File: flow/run.sh
#!/bin/bash
# the make line also repeats each setting of config.mk as NAME=value (left out here)
make -C /OpenROAD-flow-scripts/flow DESIGN_CONFIG=/design/flow/config.mk WORK_HOME=/design/flow/orfs CLKGATE_MAP_FILE= finish
File: flow/constraint.sdc
create_clock -name core_clock -period 5.86 [get_ports {clk}]
set_input_delay 1.1720 -clock core_clock [delete_from_list [all_inputs] [get_ports {clk}]]
set_output_delay 1.1720 -clock core_clock [all_outputs]
set_load 0.01 [all_outputs]
File: flow/design.v
module ALU(Zero, ALU_Result, InputData1, InputData2, shamt, ALU_Control);
input [31:0] InputData1, InputData2;
input [4:0] shamt;
input [3:0] ALU_Control;
output Zero;
output reg [31:0] ALU_Result;
assign Zero = (ALU_Result == 0) ? 1 : 0;
always @ (*)
begin
	case(ALU_Control)
		4'd1: begin 
			ALU_Result <= InputData1+InputData2;
		       end
		4'd2: begin 
			ALU_Result <= InputData1-InputData2;
		       end
		4'd3: begin 
			ALU_Result <= InputData2 << shamt;
		       end
		4'd4: begin 
			ALU_Result <= InputData2 >> shamt;
		       end
		4'd5: begin 
			ALU_Result <= InputData1&InputData2;
		       end
		4'd6: begin 
			ALU_Result <= InputData1|InputData2;
		       end
		4'd7: begin 
			ALU_Result <= ~(InputData1|InputData2);
		       end
		4'd8: begin 
			ALU_Result <= (InputData1<InputData2)? 1 : 0;
		       end
		4'd9: begin
			ALU_Result <= (InputData1 < InputData2);
		       end
		default: ALU_Result <= 0;
	endcase
end
endmodule
module ALU_Controller(ALU_Control,ALUOP,Function);
output reg [3:0] ALU_Control;
input wire [5:0] ALUOP;
input wire [5:0] Function;
always @ (*)
begin
	ALU_Control = 4'd0;	 
	case(ALUOP)
		6'h0:  
		begin
			case(Function)
				6'h20: ALU_Control = 4'd1;	 
				6'h22: ALU_Control = 4'd2;	 
				6'h0: ALU_Control = 4'd3;	 
				6'h2: ALU_Control = 4'd4;	 
				6'h24: ALU_Control = 4'd5;	 
				6'h25: ALU_Control = 4'd6;	 
				6'h27: ALU_Control = 4'd7;	 
				6'h2B: ALU_Control = 4'd8;	 
				6'h2A: ALU_Control = 4'd9;	 
			endcase
		end
		6'h8: ALU_Control = 4'd1;	 
		6'h23: ALU_Control = 4'd1;	 
		6'h21: ALU_Control = 4'd1;	 
		6'h25: ALU_Control = 4'd1;	 
		6'h2B: ALU_Control = 4'd1;	 
		6'hC : ALU_Control = 4'd5;	 
		6'hD : ALU_Control = 4'd6;	 
		6'h4 : ALU_Control = 4'd2;	 
	endcase
end  
endmodule
module SignExtender(ExtendedValue,HalfWord,Unsigned);
output reg [31:0]ExtendedValue;
input wire [15:0]HalfWord;
input wire Unsigned;
always @ (*) begin
	ExtendedValue[15:0] <= HalfWord;
	if(Unsigned==1)
		ExtendedValue[31:16] <= 0;
	else
		ExtendedValue[31:16] <= { 16 { HalfWord[15] } };
end
endmodule
module control_unit (
			beq, shift, aluSrc, regDst, memToReg,
			regWrite, memWrite, memRead, loadFullWord, loadSigned,
			instrOpCode, instrFunct);
	input [5:0] instrOpCode, instrFunct;
	output beq, shift, aluSrc, regDst, memToReg;
	output regWrite, memWrite, memRead, loadFullWord, loadSigned;
	assign beq = (instrOpCode == 6'h4);  
	assign shift = (instrOpCode == 6'h0) & (instrFunct == 6'h0 | instrFunct == 6'h2);  
	assign aluSrc = (instrOpCode == 6'h23 | instrOpCode == 6'h2B		 
			| instrOpCode == 6'h21 | instrOpCode == 6'h25		 
			| instrOpCode == 6'h8);					 
	assign regDst = ~aluSrc;
	assign regWrite = (instrOpCode != 6'h2B & instrOpCode != 6'h4);  
	assign memWrite = (instrOpCode == 6'h2B);  
	assign memRead = (instrOpCode == 6'h23 | instrOpCode == 6'h21 | instrOpCode == 6'h25);
	assign loadFullWord = (instrOpCode == 6'h23);
	assign loadSigned = (instrOpCode == 6'h23 | instrOpCode == 6'h21);
	assign memToReg = memRead;
endmodule
module fwd_unit(fwdA, fwdB,
		instrRs_E, instrRt_E, writeReg_M, writeReg_WB, regWrite_M, regWrite_WB);
	input [4:0] instrRs_E, instrRt_E, writeReg_M, writeReg_WB;
	input regWrite_M, regWrite_WB;
	output [1:0] fwdA, fwdB;
	wire fwd_ALU_A, fwd_Full_A;
	wire fwd_ALU_B, fwd_Full_B;
	wire fwd_ALU, fwd_Full;
	assign fwdA = { fwd_ALU_A, fwd_Full_A };
	assign fwdB = { fwd_ALU_B, fwd_Full_B };
	assign fwd_ALU = regWrite_M & (writeReg_M != 5'd0);
	assign fwd_Full = regWrite_WB & (writeReg_WB != 5'd0);
	assign fwd_ALU_A = fwd_ALU & (instrRs_E == writeReg_M);
	assign fwd_ALU_B = fwd_ALU & (instrRt_E == writeReg_M);
	assign fwd_Full_A = fwd_Full & (instrRs_E == writeReg_WB) & ~fwd_ALU_A;
	assign fwd_Full_B = fwd_Full & (instrRt_E == writeReg_WB) & ~fwd_ALU_B;
endmodule
module mux_4_x_32 (out, in0, in1, in2, in3, defaultWire, sel);
	input [1:0] sel;
	input [31:0] in0, in1, in2, in3, defaultWire;
	output reg [31:0] out;
	always @(*) begin
		case (sel)
			00: out <= in0;
			01: out <= in1;
			10: out <= in2;
			11: out <= in3;
			default: out <= defaultWire;
		endcase
	end
endmodule
module register_32 (wordOut, wordIn, write, reset, clk);
	input write, reset, clk;
	input [31:0] wordIn;
	output reg [31:0] wordOut;
	always @(posedge clk, posedge reset) begin
		if(reset) wordOut <= 32'd0;
		else if(write) wordOut <= wordIn;
	end
endmodule
module register_5 (wordOut, wordIn, write, reset, clk);
	input write, reset, clk;
	input [4:0] wordIn;
	output reg [4:0] wordOut;
	always @(posedge clk, posedge reset) begin
		if(reset) wordOut <= 4'd0;
		else if(write) wordOut <= wordIn;
	end
endmodule
module D_FlipFlop (bitOut, bitIn, write, reset, clk);
	input write, reset, clk;
	input bitIn;
	output reg bitOut;
	always @(posedge clk, posedge reset) begin
		if(reset) bitOut <= 1'd0;
		else if(write) bitOut <= bitIn;
	end
endmodule
module IF_ID_ppreg (instrOut, pcPlus4Out, instrIn, pcPlus4In, write, reset, clk);
	input write, reset, clk;
	input [31:0] instrIn, pcPlus4In;
	output [31:0] instrOut, pcPlus4Out;
	register_32 instrReg (instrOut, instrIn, write, reset, clk);
	register_32 pcPlus4Reg (pcPlus4Out, pcPlus4In, write, reset, clk);
endmodule
module ID_EXE_ppreg (
	pcPlus4Out, pcPlus4In, syscallOut, syscallIn,
	instrRsOut, instrRsIn, instrRtOut, instrRtIn, instrRdOut, instrRdIn,
	imm32Out, imm32In, shamtOut, shamtIn,
	regData1Out, regData1In, regData2Out, regData2In,
	aluOpOut, aluOpIn, aluSrcOut, aluSrcIn, shiftOut, shiftIn,
	regDstOut, regDstIn, regWriteOut, regWriteIn,
	branchOut, branchIn, memToRegOut, memToRegIn,
	memWriteOut, memWriteIn, memReadOut, memReadIn,
	loadFullWordOut, loadFullWordIn, loadSignedOut, loadSignedIn,
	write, reset, clk);
	input write, reset, clk;
	input [31:0] pcPlus4In, imm32In, regData1In, regData2In;
	input [4:0] instrRsIn, instrRtIn, instrRdIn, shamtIn;
	input [3:0] aluOpIn;
	input aluSrcIn, shiftIn, regDstIn, regWriteIn, branchIn, memToRegIn;
	input memWriteIn, memReadIn, loadFullWordIn, loadSignedIn;
	input syscallIn;
	output [31:0] pcPlus4Out, imm32Out, regData1Out, regData2Out;
	output [4:0] instrRsOut, instrRtOut, instrRdOut, shamtOut;
	output [3:0] aluOpOut;
	output aluSrcOut, shiftOut, regDstOut, regWriteOut, branchOut, memToRegOut;
	output memWriteOut, memReadOut, loadFullWordOut, loadSignedOut;
	output syscallOut;
	wire [4:0] aluOpIn5, aluOpOut5;
	assign aluOpOut = aluOpOut5[3:0];
	assign aluOpIn5 = { 1'd0, aluOpIn };
	register_32 pcPlus4Reg (pcPlus4Out, pcPlus4In, write, reset, clk);
	register_32 imm32Reg (imm32Out, imm32In, write, reset, clk);
	register_32 regData1Reg (regData1Out, regData1In, write, reset, clk);
	register_32 regData2Reg (regData2Out, regData2In, write, reset, clk);
	register_5 instrRsReg (instrRsOut, instrRsIn, write, reset, clk);
	register_5 instrRtReg (instrRtOut, instrRtIn, write, reset, clk);
	register_5 instrRdReg (instrRdOut, instrRdIn, write, reset, clk);
	register_5 shamtReg (shamtOut, shamtIn, write, reset, clk);
	register_5 aluOpReg (aluOpOut5, aluOpIn5, write, reset, clk);
	D_FlipFlop aluSrcFF	(aluSrcOut, aluSrcIn, write, reset, clk);
	D_FlipFlop shiftFF	(shiftOut, shiftIn, write, reset, clk);
	D_FlipFlop regDstFF	(regDstOut, regDstIn, write, reset, clk);
	D_FlipFlop regWriteFF	(regWriteOut, regWriteIn, write, reset, clk);
	D_FlipFlop branchFF	(branchOut, branchIn, write, reset, clk);
	D_FlipFlop memToRegFF	(memToRegOut, memToRegIn, write, reset, clk);
	D_FlipFlop memWriteFF	(memWriteOut, memWriteIn, write, reset, clk);
	D_FlipFlop memReadFF	(memReadOut, memReadIn, write, reset, clk);
	D_FlipFlop loadFullWord	(loadFullWordOut, loadFullWordIn, write, reset, clk);
	D_FlipFlop loadSignedFF	(loadSignedOut, loadSignedIn, write, reset, clk);
	D_FlipFlop syscallFF	(syscallOut, syscallIn, write, reset, clk);
endmodule
module EXE_MEM_ppreg (
	syscallOut, syscallIn,
	regData2Out, regData2In, aluResultOut, aluResultIn,
	writeRegOut, writeRegIn,
	regWriteOut, regWriteIn, memToRegOut, memToRegIn,
	memWriteOut, memWriteIn, memReadOut, memReadIn,
	loadFullWordOut, loadFullWordIn, loadSignedOut, loadSignedIn,
	write, reset, clk);
	input write, reset, clk;
	input [31:0] regData2In, aluResultIn;
	input [4:0] writeRegIn;
	input regWriteIn, memToRegIn;
	input memWriteIn, memReadIn, loadFullWordIn, loadSignedIn;
	input syscallIn;
	output [31:0] regData2Out, aluResultOut;
	output [4:0] writeRegOut;
	output regWriteOut, memToRegOut;
	output memWriteOut, memReadOut, loadFullWordOut, loadSignedOut;
	output syscallOut;
	register_32 regData2Reg (regData2Out, regData2In, write, reset, clk);
	register_32 aluResultReg (aluResultOut, aluResultIn, write, reset, clk);
	register_5 writeRegReg (writeRegOut, writeRegIn, write, reset, clk);
	D_FlipFlop regWriteFF	(regWriteOut, regWriteIn, write, reset, clk);
	D_FlipFlop memToRegFF	(memToRegOut, memToRegIn, write, reset, clk);
	D_FlipFlop memWriteFF	(memWriteOut, memWriteIn, write, reset, clk);
	D_FlipFlop memReadFF	(memReadOut, memReadIn, write, reset, clk);
	D_FlipFlop loadFullWord	(loadFullWordOut, loadFullWordIn, write, reset, clk);
	D_FlipFlop loadSignedFF	(loadSignedOut, loadSignedIn, write, reset, clk);
	D_FlipFlop syscallFF	(syscallOut, syscallIn, write, reset, clk);
endmodule
module MEM_WB_ppreg (
	syscallOut, syscallIn,
	memDataOut, memDataIn, aluResultOut, aluResultIn,
	writeRegOut, writeRegIn,
	regWriteOut, regWriteIn, memToRegOut, memToRegIn,
	write, reset, clk);
	input write, reset, clk;
	input [31:0] memDataIn, aluResultIn;
	input [4:0] writeRegIn;
	input regWriteIn, memToRegIn;
	input syscallIn;
	output [31:0] memDataOut, aluResultOut;
	output [4:0] writeRegOut;
	output regWriteOut, memToRegOut;
	output syscallOut;
	register_32 memDataReg (memDataOut, memDataIn, write, reset, clk);
	register_32 aluResultReg (aluResultOut, aluResultIn, write, reset, clk);
	register_5 writeRegReg (writeRegOut, writeRegIn, write, reset, clk);
	D_FlipFlop regWriteFF	(regWriteOut, regWriteIn, write, reset, clk);
	D_FlipFlop memToRegFF	(memToRegOut, memToRegIn, write, reset, clk);
	D_FlipFlop syscallFF	(syscallOut, syscallIn, write, reset, clk);
endmodule
module RegisterFile(ReadData1,ReadData2,ReadReg1,ReadReg2,WriteReg,WriteData,RegWriteSignal,clk);
    input [4:0] ReadReg1, ReadReg2, WriteReg;
    input [31:0] WriteData;
    input clk, RegWriteSignal;
    output [31:0] ReadData1, ReadData2;
    reg [31:0] Registers[31:0];
	assign ReadData1 = (ReadReg1 == 0) ? 32'd0 : Registers[ReadReg1];
	assign ReadData2 = (ReadReg2 == 0) ? 32'd0 : Registers[ReadReg2];
    always @ (posedge clk)
    begin
        if(RegWriteSignal==1)
            Registers[WriteReg] <= WriteData; 
    end
endmodule
module mips_core (
	input         clk,
	input         rst,           
	output [31:0] imem_addr,     
	input  [31:0] imem_rdata,    
	output [31:0] dmem_addr,     
	output [31:0] dmem_wdata,    
	output        dmem_we,       
	input  [31:0] dmem_rdata,    
	output        halt           
);
	wire pipeReset = rst;
	wire pipeWrite = 1'b1;
	wire syscall_D, syscall_E, syscall_M, syscall_W;
	wire [31:0] pcValue, pcNext;
	wire [31:0] pcPlus4_F, pcPlus4_D, pcPlus4_E;
	wire [31:0] pcOffsetNextInst_E;
	wire pcSrc;
	wire [31:0] instruction, instruction_D;
	wire [5:0] instrOpCode, instrFunct;
	wire [15:0] instrImm;
	wire [4:0] instrRs, instrRs_E;
	wire [4:0] instrRt, instrRt_E;
	wire [4:0] instrRd, instrRd_E;
	wire [4:0] instrShamt;
	wire [31:0] imm32_D, imm32_E;
	wire [31:0] regData1, regData1_E;
	wire [31:0] regData2, regData2_E, regData2_M;
	wire [31:0] writeData;
	wire [4:0] readReg1, readReg2;
	wire [4:0] writeReg_E, writeReg_M, writeReg;
	wire regWrite_D, regWrite_E, regWrite_M, regWrite;
	wire [31:0] aluOprd1, aluOprd2_FWD, aluOprd2;
	wire [4:0] aluShamt;
	wire [3:0] aluOp_D, aluOp;
	wire [31:0] aluResult, aluResult_M, aluResult_W;
	wire aluZero;
	wire [31:0] memDataOut, memDataOut_W;
	wire memWrite_D, memRead_D, loadFullWord_D, loadSigned_D;
	wire memWrite_E, memRead_E, loadFullWord_E, loadSigned_E;
	wire memWrite_M, memRead_M, loadFullWord_M, loadSigned_M;
	wire branch_D, aluSrc_D, regDst_D;
	wire branch_E, aluSrc_E, regDst_E;
	wire memToReg_D, memToReg_E, memToReg_M, memToReg_W;
	wire shift_D, shift_E;
	wire [1:0] fwdA, fwdB;
	assign pcPlus4_F = pcValue + 4;
	assign pcOffsetNextInst_E = pcPlus4_E + (imm32_E << 2);
	assign pcSrc = branch_E & aluZero;
	assign pcNext = pcSrc ? pcOffsetNextInst_E : pcPlus4_F;
	assign imem_addr = pcValue;
	assign instruction = imem_rdata;
	assign instrOpCode = instruction_D[31:26];
	assign instrRs = instruction_D[25:21];
	assign instrRt = instruction_D[20:16];
	assign instrRd = instruction_D[15:11];
	assign instrFunct = instruction_D[5:0];
	assign instrShamt = instruction_D[10:6];
	assign instrImm = instruction_D[15:0];
	assign syscall_D = (instruction_D == 32'h0000000c);
	SignExtender offsetSignExtender (imm32_D, instrImm, 1'b0);
	assign readReg1 = instrRs;
	assign readReg2 = instrRt;
	assign aluOprd2 = aluSrc_E ? imm32_E : aluOprd2_FWD;
	mux_4_x_32 aluOprd1_fwdMux (aluOprd1, regData1_E, writeData, aluResult_M, 32'd0, regData1_E, fwdA);
	mux_4_x_32 aluOprd2_fwdMux (aluOprd2_FWD, regData2_E, writeData, aluResult_M, 32'd0, regData2_E, fwdB);
	assign writeReg_E = regDst_E ? instrRd_E : instrRt_E;
	assign dmem_addr = aluResult_M;
	assign dmem_wdata = regData2_M;
	assign dmem_we = memWrite_M;
	assign memDataOut[15:0] = dmem_rdata[15:0];
	assign memDataOut[31:16] = loadFullWord_M ? dmem_rdata[31:16] :
				   loadSigned_M ? {16{dmem_rdata[15]}} : 16'd0;
	assign writeData = memToReg_W ? memDataOut_W : aluResult_W;
	assign halt = syscall_W;
	register_32	PC (pcValue, pcNext, pipeWrite, pipeReset, clk);
	RegisterFile	reg_file (regData1, regData2, readReg1, readReg2, writeReg, writeData, regWrite, clk);
	ALU		alu (aluZero, aluResult, aluOprd1, aluOprd2, aluShamt, aluOp);
	ALU_Controller	aluControl (aluOp_D, instrOpCode, instrFunct);
	control_unit	CU (branch_D, shift_D, aluSrc_D, regDst_D, memToReg_D, regWrite_D,
				memWrite_D, memRead_D, loadFullWord_D, loadSigned_D,
				instrOpCode, instrFunct);
	fwd_unit	FU (fwdA, fwdB, instrRs_E, instrRt_E, writeReg_M, writeReg, regWrite_M, regWrite);
	IF_ID_ppreg IF_ID (instruction_D, pcPlus4_D, instruction, pcPlus4_F, pipeWrite, pipeReset, clk);
	ID_EXE_ppreg ID_EXE (
		pcPlus4_E, pcPlus4_D, syscall_E, syscall_D,
		instrRs_E, instrRs, instrRt_E, instrRt, instrRd_E, instrRd,
		imm32_E, imm32_D, aluShamt, instrShamt,
		regData1_E, regData1, regData2_E, regData2,
		aluOp, aluOp_D, aluSrc_E, aluSrc_D, shift_E, shift_D,
		regDst_E, regDst_D, regWrite_E, regWrite_D, branch_E, branch_D, memToReg_E, memToReg_D,
		memWrite_E, memWrite_D, memRead_E, memRead_D,
		loadFullWord_E, loadFullWord_D, loadSigned_E, loadSigned_D,
		pipeWrite, pipeReset, clk);
	EXE_MEM_ppreg EXE_MEM (
		syscall_M, syscall_E,
		regData2_M, regData2_E, aluResult_M, aluResult,
		writeReg_M, writeReg_E,
		regWrite_M, regWrite_E, memToReg_M, memToReg_E,
		memWrite_M, memWrite_E, memRead_M, memRead_E,
		loadFullWord_M, loadFullWord_E, loadSigned_M, loadSigned_E,
		pipeWrite, pipeReset, clk);
	MEM_WB_ppreg MEM_WB (
		syscall_W, syscall_M,
		memDataOut_W, memDataOut, aluResult_W, aluResult_M,
		writeReg, writeReg_M,
		regWrite, regWrite_M, memToReg_W, memToReg_M,
		pipeWrite, pipeReset, clk);
endmodule
File: flow/config.mk
export PLATFORM = sky130hd
export DESIGN_NAME = mips_core
export DESIGN_NICKNAME = mips_core
export VERILOG_FILES = /design/flow/design.v
export SDC_FILE = /design/flow/constraint.sdc
export NUM_CORES = 4
export LEC_CHECK = 0
export CAP_MARGIN = 35
export CORE_MARGIN = 2
export CORE_UTILIZATION = 61
export CTS_CLUSTER_SIZE = 49
export SETUP_SLACK_MARGIN = 1.48
export SLEW_MARGIN = 20
==> impl_metrics.sql, run 1 <==
-- load yosys + openroad results
INSERT INTO impl_metrics (metric_group, metric, value, unit) VALUES
('run_status', 'layout.failed_checks', 'negative setup slack', ''),
('synth', 'yosys-top-cells-area', 'edfxtp_1 44%, mux4_2 21%, dfrtp_1 14%, ha_1 2.3%, mux2i_1 1.9%', ''),
('synth', 'compound_area_share', '6.26', '%'),
('pwr', 'largestPowerGroup', 'registers', ''),
('cells_and_area', 'filler_cell_count', '6165', ''),
('synth', 'async_flop_share', '27.0', '%'),
('timing', 'finalSetupViolations', '33', ''),
('synth', 'top_cells_by_count', '1024 x edfxtp_1, 648 x mux4_2, 378 x dfrtp_1', ''),
('cts', 'total_number_of_clock_tree_sinks', '1402', ''),
('worst_setup_path', 'critical_path.slowest_cell', 'or4_4', ''),
('die', 'floorplanUtilization', '61.4', '%'),
('synth', 'synth.logic.top_family', 'multiplexers', ''),
('route', 'num_vias', '53919', ''),
('synth', 'ff_type', 'edfxtp_1', ''),
('synth', 'ys_cells', '4479', ''),
('synth', 'post_synth_and_or_nand_nor_area_fraction', '5.99', '%'),
('synth', 'netlist_area', '70000', 'um^2'),
('global_route', 'grt_start_max_net_pins', '130', ''),
('global_route', 'grt_use_total', '49.2', '%'),
('cts', 'htreeDepth', '4', ''),
('pwr', 'power.switching', '9.35', 'mW'),
('synth', 'synth_seq_share', '57.4', '%'),
('timing', 'maxClockFrequency', '146', 'MHz'),
('min_path', 'hold_start', 'EXE_MEM.memToRegFF.bitOut', ''),
('synth', 'synthMostInstantiatedCell', 'edfxtp_1', ''),
('route', 'post-route-drc-count', '0', ''),
('placement', 'gpl.final_weighted_congestion', '1.11', ''),
('min_path', 'holdPathStages', '0', ''),
('die', 'core', '114000', 'um^2'),
('cells_and_area', 'layout.cell_area.non_filler', '86200', 'um^2'),
('job', 'warnings', '109', ''),
('synth', 'syn_nets', '4679', ''),
('synth', 'ys_warn_count', '8', ''),
('placement', 'placement.setup.worst_slack', '-913', 'ps'),
('cts', 'maximum_clock_insertion_buffer_count', '3', ''),
('worst_setup_path', 'critical_path.most_common_cell', 'buf_6', ''),
('synth', 'top_area_share', '43.9', '%'),
('worst_setup_path', 'worst-path-max-fanout', '8', ''),
('cts', 'post_cts_hold_buffer_count', '0', ''),
('synth', 'muxShareOfSynthArea', '24.3', '%'),
('placement', 'hpwl', '167000', 'um'),
('cells_and_area', 'area_delta_synth_final', '23.1', '%'),
('worst_setup_path', 'cp_data_required_time', '6510', 'ps'),
('synth', 'fa_ha_area_share', '2.43', '%'),
('cts', 'cts.clk_slew.worst_paths', '60', 'ps'),
('timing', 'final.setup_skew', '68.4', 'ps'),
('global_route', 'antenna_found_initial', '12', ''),
('timing', 'grt_setup_unrepaired', 'yes', ''),
('pwr', 'power.combinational.total', '7.95', 'mW'),
('pwr', 'power.sequential.fraction', '40.9', '%'),
('die', 'chip_area', '118000', 'um^2'),
('worst_setup_path', 'path_depth', '29', ''),
('cts', 'clk-insertion-delay-late', '820', 'ps'),
('timing', 'setup_ws', '-999', 'ps'),
('route', 'avgViaCountPerCell', '7.79', ''),
('timing', 'worstMarginPinSlew', '1030', 'ps'),
('route', 'antenna_left', '0', ''),
('global_route', 'grt_first_pass_wirelength', '401000', 'um'),
('pwr', 'pwr_density_cell', '349', 'nW/um^2'),
('route', 'totalWireLength', '293000', 'um'),
('min_path', 'hold_end', 'MEM_WB.memToRegFF.bitOut', ''),
('timing', 'fin_crit', '6860', 'ps'),
('worst_setup_path', 'setup.reg_to_reg.worst_slack', '-1000', 'ps'),
('synth', 'postSynthRegisterBits', '1402', ''),
('cts', 'numCtsBuffers', '142', ''),
('worst_setup_path', 'reg2reg_from', 'MEM_WB.writeRegReg.wordOut[4]', ''),
('global_route', 'grt_pass1_vias', '53005', ''),
('timing', 'finalHoldWorstSlack', '346', 'ps'),
('synth', 'count_of_flip_flops_with_a_built_in_enable_after_synthesis', '1024', ''),
('die', 'boundaryPins', '164', ''),
('run_status', 'status', 'complete, but fails checks', '');
## metrics by stage
step           cells  TNS [ps]
3_3_place_gp    6489    -23600
4_1_cts         6855    -22910
2_1_floorplan   4479   -153530
5_1_grt         6911    -35360
6_report        6921    -32040
3_5_place_dp    6505    -28550
## area by class of cell
| type | count | area (um^2) | share of cell area (%) |
|---|---|---|---|
| Sequential cell | 1402 | 40300 | 46.7 |
| Multi-Input combinational cell | 2625 | 29700 | 34.5 |
| Timing Repair Buffer | 967 | 8900 | 10.3 |
| Clock buffer | 174 | 3770 | 4.38 |
| Tap cell | 1512 | 1890 | 2.20 |
| Clock inverter | 79 | 1060 | 1.23 |
| Inverter | 151 | 571 | 0.662 |
| Antenna cell | 11 | 27.5 | 0.0319 |
## routing by layer
| layer | part of all wire (%) | routed length, um | GRT usage [%] | up-vias |
|---|---|---|---|---|
| met5 | 0.022 | 63 | 0 | - |
| met4 | 9.2 | 27000 | 34.8 | 10 |
| met3 | 15 | 44900 | 18.4 | 1770 |
| met2 | 44 | 130000 | 73.1 | 5994 |
| met1 | 31 | 91000 | 60.0 | 26512 |
| li1 | - | - | - | 19633 |
## timing repair
action / in CTS / in global routing
cloned: 4 / 2
setup endpoints to repair: 63 / 64
pin swaps: 94 / 59
resized: 176 / 108
setup buffers: 93 / 35
==> run 2: changes to the inputs <==
Settings changed: CTS_CLUSTER_DIAMETER set to 367, CTS_CLUSTER_SIZE 49 to 18, SETUP_SLACK_MARGIN 1.48 to -0.48.
Clock period 5.86 ns to 5.06 ns, I/O delays scaled along.
==> impl_metrics.sql, run 2 <==
-- load yosys + openroad results
INSERT INTO impl_metrics (metric_group, metric, value, unit) VALUES
('timing', 'finalSetupViolations', '50', ''),
('global_route', 'grt_use_met3', '18.0', '%'),
('route', 'antenna_left', '0', ''),
('job', 'drv.max_cap_violation_count', '0', ''),
('synth', 'top_cells_by_count', '1024 x edfxtp_1, 648 x mux4_2, 378 x dfrtp_1', ''),
('synth', 'synthesis.instances', '4479', ''),
('synth', 'post_synth_and_or_nand_nor_area_fraction', '5.99', '%'),
('route', 'avgViaCountPerCell', '7.80', ''),
('synth', 'syn_nets', '4679', ''),
('job', 'warnings', '105', ''),
('timing', 'final.setup_skew', '53.3', 'ps'),
('worst_setup_path', 'reg2reg_from', 'MEM_WB.writeRegReg.wordOut[2]', ''),
('pwr', 'power.sequential.fraction', '46.4', '%'),
('synth', 'fa_ha_area_share', '2.43', '%'),
('timing', 'period_used_share', '139', '%'),
('synth', 'synth.logic.top_family', 'multiplexers', ''),
('synth', 'top_area_cell', 'edfxtp_1', ''),
('synth', 'synthMostInstantiatedCell', 'edfxtp_1', ''),
('route', 'dr.first_iter.drc_count', '10408', ''),
('placement', 'hpwl', '192000', 'um'),
('synth', 'yosysChipArea', '70000', 'um^2'),
('synth', 'xor_share', '1.09', '%'),
('pwr', 'combPwrFrac', '29.6', '%'),
('synth', 'synth_seq_share', '57.4', '%'),
('timing', 'fin_crit', '7030', 'ps'),
('cts', 'clock_tree_root_driver_cell', 'clkbuf_16', ''),
('timing', 'worstMarginPinSlew', '1070', 'ps'),
('cells_and_area', 'nNetsFinal', '5645', ''),
('timing', 'slew-limit-headroom', '28.4', '%'),
('cts', 'cts.clk_slew.worst_paths', '100', 'ps'),
('cts', 'cts_tree', 'built', ''),
('global_route', 'groute.layer.met1.usage', '60.1', '%'),
('pwr', 'largestPowerGroup', 'registers', ''),
('pwr', 'power.internal', '20.8', 'mW'),
('synth', 'netlist_area', '70000', 'um^2'),
('synth', 'ys_warn_count', '8', ''),
('cts', 'clk-insertion-delay-late', '770', 'ps'),
('cells_and_area', 'fin_cells', '7002', ''),
('synth', 'yosys-top-cells-area', 'edfxtp_1 44%, mux4_2 21%, dfrtp_1 14%, ha_1 2.3%, mux2i_1 1.9%', ''),
('timing', 'maxClockFrequency', '142', 'MHz'),
('pwr', 'vdd_drop_max', '0.390', 'mV'),
('min_path', 'holdCritPathClass', 'flop to flop', ''),
('cells_and_area', 'filler_cell_count', '6367', ''),
('worst_setup_path', 'critical_path.max_stage_delay', '510', 'ps'),
('worst_setup_path', 'worst-path-max-fanout', '8', ''),
('die', 'die.size.x', '343', 'um'),
('synth', 'ys_cells', '4479', ''),
('worst_setup_path', 'worstSetupEndpoint', 'PC.wordOut[30]', ''),
('worst_setup_path', 'critical_path.reg2reg.endpoint', 'PC.wordOut[30]', ''),
('synth', 'compound_area_share', '6.26', '%'),
('die', 'height_of_the_die', '343', 'um'),
('cts', 'numCtsBuffers', '87', ''),
('worst_setup_path', 'arrival', '7630', 'ps'),
('route', 'post-route-drc-count', '0', ''),
('synth', 'post_synth.cell_area_avg', '15.6', 'um^2'),
('worst_setup_path', 'worst-path-buf-inv', '8', ''),
('synth', 'synth_cell_types', '93', ''),
('route', 'avgRoutedWirePerCell', '42.5', 'um'),
('pwr', 'pwr_density_cell', '363', 'nW/um^2'),
('route', 'drt-pass1-iter-count', '11', ''),
('worst_setup_path', 'crit_path_end_kind', 'flop', ''),
('global_route', 'antenna_found_initial', '21', ''),
('cts', 'total_number_of_clock_tree_sinks', '1402', ''),
('placement', 'placedCellCount', '6791', ''),
('global_route', 'grt_start_max_net_pins', '115', ''),
('synth', 'postSynthRegisterBits', '1402', ''),
('cells_and_area', 'seqCellArea', '40300', 'um^2'),
('worst_setup_path', 'critical_path.startpoint', 'MEM_WB.writeRegReg.wordOut[2]', ''),
('global_route', 'globalRoute.busiestLayer', 'met2', ''),
('run_status', 'status', 'complete, but fails checks', ''),
('pwr', 'share_of_total_power_in_the_clock_network', '24.1', '%'),
('route', 'num_vias', '54615', ''),
('global_route', 'grt_pass1_vias', '54093', ''),
('worst_setup_path', 'number_of_cells_on_the_worst_reg_to_reg_path', '31', ''),
('route', 'totalWireLength', '297000', 'um'),
('worst_setup_path', 'cp_data_required_time', '5670', 'ps'),
('worst_setup_path', 'setup.reg_to_reg.worst_slack', '-1970', 'ps'),
('worst_setup_path', 'worst_setup_path_start_kind', 'flop', ''),
('placement', 'port_buffers', '163', ''),
('pwr', 'p_sw_share', '32.3', '%'),
('run_status', 'layout.failed_checks', 'negative setup slack', ''),
('synth', 'muxShareOfSynthArea', '24.3', '%'),
('min_path', 'holdPathStages', '0', ''),
('synth', 'count_of_flip_flops_with_a_built_in_enable_after_synthesis', '1024', ''),
('die', 'rows', '124', ''),
('worst_setup_path', 'path_class', 'flop to flop', ''),
('min_path', 'hold_start', 'IF_ID.pcPlus4Reg.wordOut[16]', ''),
('die', 'chip_area', '118000', 'um^2'),
('timing', 'setup_ws', '-1970', 'ps'),
('timing', 'slew_violations', '0', ''),
('timing', 'finalHoldWorstSlack', '346', 'ps'),
('cts', 'maximum_clock_insertion_buffer_count', '3', ''),
('worst_setup_path', 'critical_path.slowest_cell', 'or4_4', ''),
('min_path', 'hold_end', 'ID_EXE.pcPlus4Reg.wordOut[16]', ''),
('global_route', 'grt_first_pass_wirelength', '409000', 'um'),
('cts', 'htreeDepth', '3', ''),
('global_route', 'grt_overflow_total', '0', ''),
('pwr', 'seq_pwr', '14.2', 'mW'),
('pwr', 'power.switching', '9.90', 'mW'),
('cells_and_area', 'area.combinational', '29100', 'um^2'),
('die', 'boundaryPins', '164', ''),
('timing', 'final-hold-violation-count', '0', ''),
('timing', 'setup-tns-final', '-69750', 'ps'),
('placement', 'gpl.final_weighted_congestion', '1.08', ''),
('synth', 'top_area_share', '43.9', '%'),
('global_route', 'use_met2', '75.7', '%'),
('die', 'floorplanUtilization', '61.4', '%'),
('timing', 'grt_setup_unrepaired', 'yes', ''),
('worst_setup_path', 'path_depth', '31', ''),
('pwr', 'power', '30.7', 'mW'),
('pwr', 'p_leak', '31.9', 'nW'),
('pwr', 'power.combinational.total', '9.07', 'mW'),
('cells_and_area', 'area_delta_synth_final', '20.5', '%'),
('global_route', 'grt_use_total', '50.4', '%'),
('die', 'core', '114000', 'um^2'),
('synth', 'ff_type', 'edfxtp_1', ''),
('worst_setup_path', 'timing.critical_path.max_delay_family', 'simple AND/OR/NAND/NOR gates', ''),
('synth', 'async_flop_share', '27.0', '%'),
('pwr', 'clockNetworkPower', '7.38', 'mW');
-- run 2: stage by stage --
stage                     instance area (um^2)  worst slack, ps  utilization, %
final                                    84400            -1970            74.0
after global routing                     84300            -2010            74.0
after CTS                                83800            -1680            73.5
after detailed placement                 80500            -1930            70.6
after global placement                   80300            -1770            70.4
after floorplan                          70300            -1030               -
-- run 2: area by class of cell --
class | count | area share, %
Antenna cell | 9 | 0.0267
Clock inverter | 6 | 0.154
Multi-Input combinational cell | 2625 | 34.5
Tap cell | 1512 | 2.24
Timing Repair Buffer | 1178 | 11.9
Sequential cell | 1402 | 47.7
Inverter | 151 | 0.676
Clock buffer | 119 | 2.75
-- run 2: what timing repair did --
item / 4_1_cts / 5_1_grt
gates resized: 83 / 41
buffers inserted: 48 / 11
hold buffers: 0 / 0
pin swaps: 39 / 23
endpoints found under the setup margin: 39 / 41
cloned: 3 / 0
-- run 2: per-layer routing --
metal / up-vias / wire length, um / part of all wire [%]
met5: - / 140 / 0.047
met3: 1936 / 43800 / 15
met2: 6229 / 131000 / 44
met1: 26574 / 91000 / 31
li1: 19854 / - / -
met4: 22 / 31100 / 10
==> run 3: changes to the inputs <==
Settings changed: CAP_MARGIN 35 to 20, CORE_UTILIZATION 61 to 59, CTS_CLUSTER_DIAMETER 367 to not set, CTS_CLUSTER_SIZE 18 to not set, SETUP_SLACK_MARGIN -0.48 to not set.
==> impl_metrics.sql, run 3 <==
-- load yosys + openroad results
INSERT INTO impl_metrics (metric_group, metric, value, unit) VALUES
('run_status', 'status', 'complete, but fails checks', ''),
('run_status', 'layout.failed_checks', 'negative setup slack', ''),
('timing', 'fin_crit', '6850', 'ps'),
('route', 'totalWireLength', '287000', 'um'),
('cells_and_area', 'area_delta_synth_final', '23.4', '%'),
('cts', 'cts.clk_slew.worst_paths', '60', 'ps'),
('die', 'floorplanUtilization', '59.4', '%'),
('worst_setup_path', 'reg2reg_from', 'EXE_MEM.writeRegReg.wordOut[3]', ''),
('route', 'post-route-drc-count', '0', ''),
('placement', 'placement.setup.worst_slack', '-1990', 'ps'),
('min_path', 'hold_end', 'EXE_MEM.loadFullWord.bitOut', ''),
('worst_setup_path', 'worst-path-max-fanout', '8', ''),
('timing', 'final.setup_skew', '74.4', 'ps'),
('cts', 'total_number_of_clock_tree_sinks', '1402', ''),
('cells_and_area', 'final_util', '73.2', '%'),
('cells_and_area', 'filler_cell_count', '6725', ''),
('timing', 'worstMarginPinSlew', '1270', 'ps'),
('worst_setup_path', 'worstSetupEndpoint', 'PC.wordOut[28]', ''),
('worst_setup_path', 'critical_path.most_common_cell', 'nor4_4', ''),
('timing', 'slew_violations', '0', ''),
('placement', 'hpwl', '172000', 'um'),
('cts', 'maximum_clock_insertion_buffer_count', '3', ''),
('pwr', 'power', '34.0', 'mW'),
('worst_setup_path', 'worst_setup_path_start_kind', 'flop', ''),
('synth', 'netlist_area', '70000', 'um^2'),
('worst_setup_path', 'worst-path-buf-inv', '7', ''),
('synth', 'yosysChipArea', '70000', 'um^2'),
('synth', 'count_of_flip_flops_with_a_built_in_enable_after_synthesis', '1024', ''),
('pwr', 'clockNetworkPower', '10.8', 'mW'),
('pwr', 'combPwrFrac', '26.3', '%'),
('synth', 'synth_seq_share', '57.4', '%'),
('synth', 'muxShareOfSynthArea', '24.3', '%'),
('cts', 'post_cts_hold_buffer_count', '0', ''),
('global_route', 'grt_start_max_net_pins', '94', ''),
('placement', 'place_area', '80400', 'um^2'),
('worst_setup_path', 'setup.reg_to_reg.worst_slack', '-1790', 'ps'),
('placement', 'gpl.final_weighted_congestion', '1.06', ''),
('synth', 'xor_share', '1.09', '%'),
('synth', 'post_synth_and_or_nand_nor_area_fraction', '5.99', '%'),
('synth', 'top_area_cell', 'edfxtp_1', ''),
('synth', 'post_synth.cell_area_avg', '15.6', 'um^2'),
('global_route', 'grt_pass1_vias', '53756', ''),
('worst_setup_path', 'path_depth', '28', ''),
('timing', 'slew-limit-headroom', '14.2', '%'),
('route', 'met3_wirelength', '38100', 'um'),
('min_path', 'hold_start', 'ID_EXE.loadFullWord.bitOut', ''),
('global_route', 'grt_overflow_total', '0', ''),
('cells_and_area', 'nNetsFinal', '5665', ''),
('route', 'top_layer_used', 'met5', ''),
('cts', 'clk-insertion-delay-late', '830', 'ps'),
('pwr', 'power.internal', '23.3', 'mW'),
('pwr', 'largestPowerGroup', 'registers', ''),
('global_route', 'grt_first_pass_wirelength', '404000', 'um'),
('route', 'route.layer.met1.wl', '93200', 'um'),
('synth', 'ys_warn_count', '8', ''),
('timing', 'period_used_share', '135', '%'),
('timing', 'final-hold-violation-count', '0', ''),
('worst_setup_path', 'critical_path.max_stage_delay', '590', 'ps'),
('route', 'avgViaCountPerCell', '7.56', ''),
('die', 'height_of_the_die', '348', 'um'),
('die', 'rows', '126', ''),
('route', 'dr.first_iter.drc_count', '8657', ''),
('pwr', 'power.combinational.total', '8.93', 'mW'),
('timing', 'setup-tns-final', '-60990', 'ps'),
('synth', 'synth.logic.top_family', 'multiplexers', ''),
('pwr', 'power.switching', '10.7', 'mW'),
('route', 'avgRoutedWirePerCell', '40.2', 'um'),
('route', 'antenna_left', '0', ''),
('timing', 'maxClockFrequency', '146', 'MHz'),
('worst_setup_path', 'critical_path.startpoint', 'EXE_MEM.writeRegReg.wordOut[3]', ''),
('pwr', 'p_sw_share', '31.4', '%'),
('synth', 'top_area_share', '43.9', '%'),
('worst_setup_path', 'critical_path.slowest_cell', 'or4_4', ''),
('worst_setup_path', 'crit_path_end_kind', 'flop', ''),
('die', 'die.size.x', '348', 'um'),
('cts', 'cts_tree', 'built', ''),
('timing', 'finalHoldWorstSlack', '322', 'ps'),
('worst_setup_path', 'critical_path.reg2reg.endpoint', 'PC.wordOut[28]', ''),
('pwr', 'vdd_drop_max', '0.429', 'mV'),
('synth', 'synthesis.instances', '4479', ''),
('route', 'num_vias', '53869', ''),
('pwr', 'share_of_total_power_in_the_clock_network', '31.9', '%'),
('synth', 'synthMostInstantiatedCell', 'edfxtp_1', ''),
('synth', 'compound_area_share', '6.26', '%'),
('job', 'drv.max_cap_violation_count', '0', ''),
('cts', 'clock_tree_root_driver_cell', 'clkbuf_16', ''),
('synth', 'synth_cell_types', '93', ''),
('worst_setup_path', 'path_class', 'flop to flop', ''),
('die', 'boundaryPins', '164', ''),
('job', 'warnings', '101', ''),
('timing', 'finalSetupViolations', '47', ''),
('global_route', 'antenna_found_initial', '18', ''),
('pwr', 'power.sequential.fraction', '41.8', '%'),
('pwr', 'seq_pwr', '14.2', 'mW'),
('route', 'drt-pass1-iter-count', '6', ''),
('die', 'core', '118000', 'um^2'),
('timing', 'setup_ws', '-1790', 'ps'),
('die', 'chip_area', '121000', 'um^2'),
('worst_setup_path', 'number_of_cells_on_the_worst_reg_to_reg_path', '28', ''),
('min_path', 'holdCritPathClass', 'flop to flop', ''),
('synth', 'postSynthRegisterBits', '1402', ''),
('synth', 'async_flop_share', '27.0', '%'),
('worst_setup_path', 'arrival', '7540', 'ps'),
('worst_setup_path', 'cp_data_required_time', '5750', 'ps'),
('synth', 'top_cells_by_count', '1024 x edfxtp_1, 648 x mux4_2, 378 x dfrtp_1', ''),
('global_route', 'grt_use_total', '47.5', '%'),
('synth', 'syn_nets', '4679', ''),
('pwr', 'p_leak', '32.7', 'nW'),
('cells_and_area', 'layout.cell_area.non_filler', '86400', 'um^2'),
('route', 'met2_wirelength', '130000', 'um'),
('min_path', 'holdPathStages', '0', ''),
('pwr', 'pwr_density_cell', '393', 'nW/um^2'),
('placement', 'placedCellCount', '6806', ''),
('cts', 'htreeDepth', '4', ''),
('synth', 'fa_ha_area_share', '2.43', '%'),
('synth', 'ff_type', 'edfxtp_1', ''),
('worst_setup_path', 'timing.critical_path.max_delay_family', 'simple AND/OR/NAND/NOR gates', ''),
('cts', 'numCtsBuffers', '142', ''),
('synth', 'yosys-top-cells-area', 'edfxtp_1 44%, mux4_2 21%, dfrtp_1 14%, ha_1 2.3%, mux2i_1 1.9%', ''),
('timing', 'grt_setup_unrepaired', 'yes', ''),
('synth', 'ys_cells', '4479', ''),
('placement', 'port_buffers', '163', ''),
('cells_and_area', 'fin_cells', '7123', '');
-- run 3: cell type report --
class	instances	area [um^2]	area share (%)
sequential	1402	40300	46.6
multi-input combinational	2625	29300	33.9
timing repair buffer	1143	9700	11.2
clock buffer	189	3800	4.40
tap	1536	1920	2.23
clock inverter	69	787	0.911
inverter	151	571	0.661
antenna	8	20.0	0.0232
-- run 3: what timing repair did --
action                     CTS  global route
resized                     79           104
setup buffers               29            24
setup endpoints to repair   46            54
pin swaps                   46            71
gates cloned                 2             0
-- run 3: routing by layer --
layer	track usage [%]	up-vias
met1	58.7	26827
met2	72.3	5546
met3	15.3	1518
li1	-	19962
met5	0.560	-
met4	31.7	16
No activity file was given, so power comes from the tool's default toggle rates.
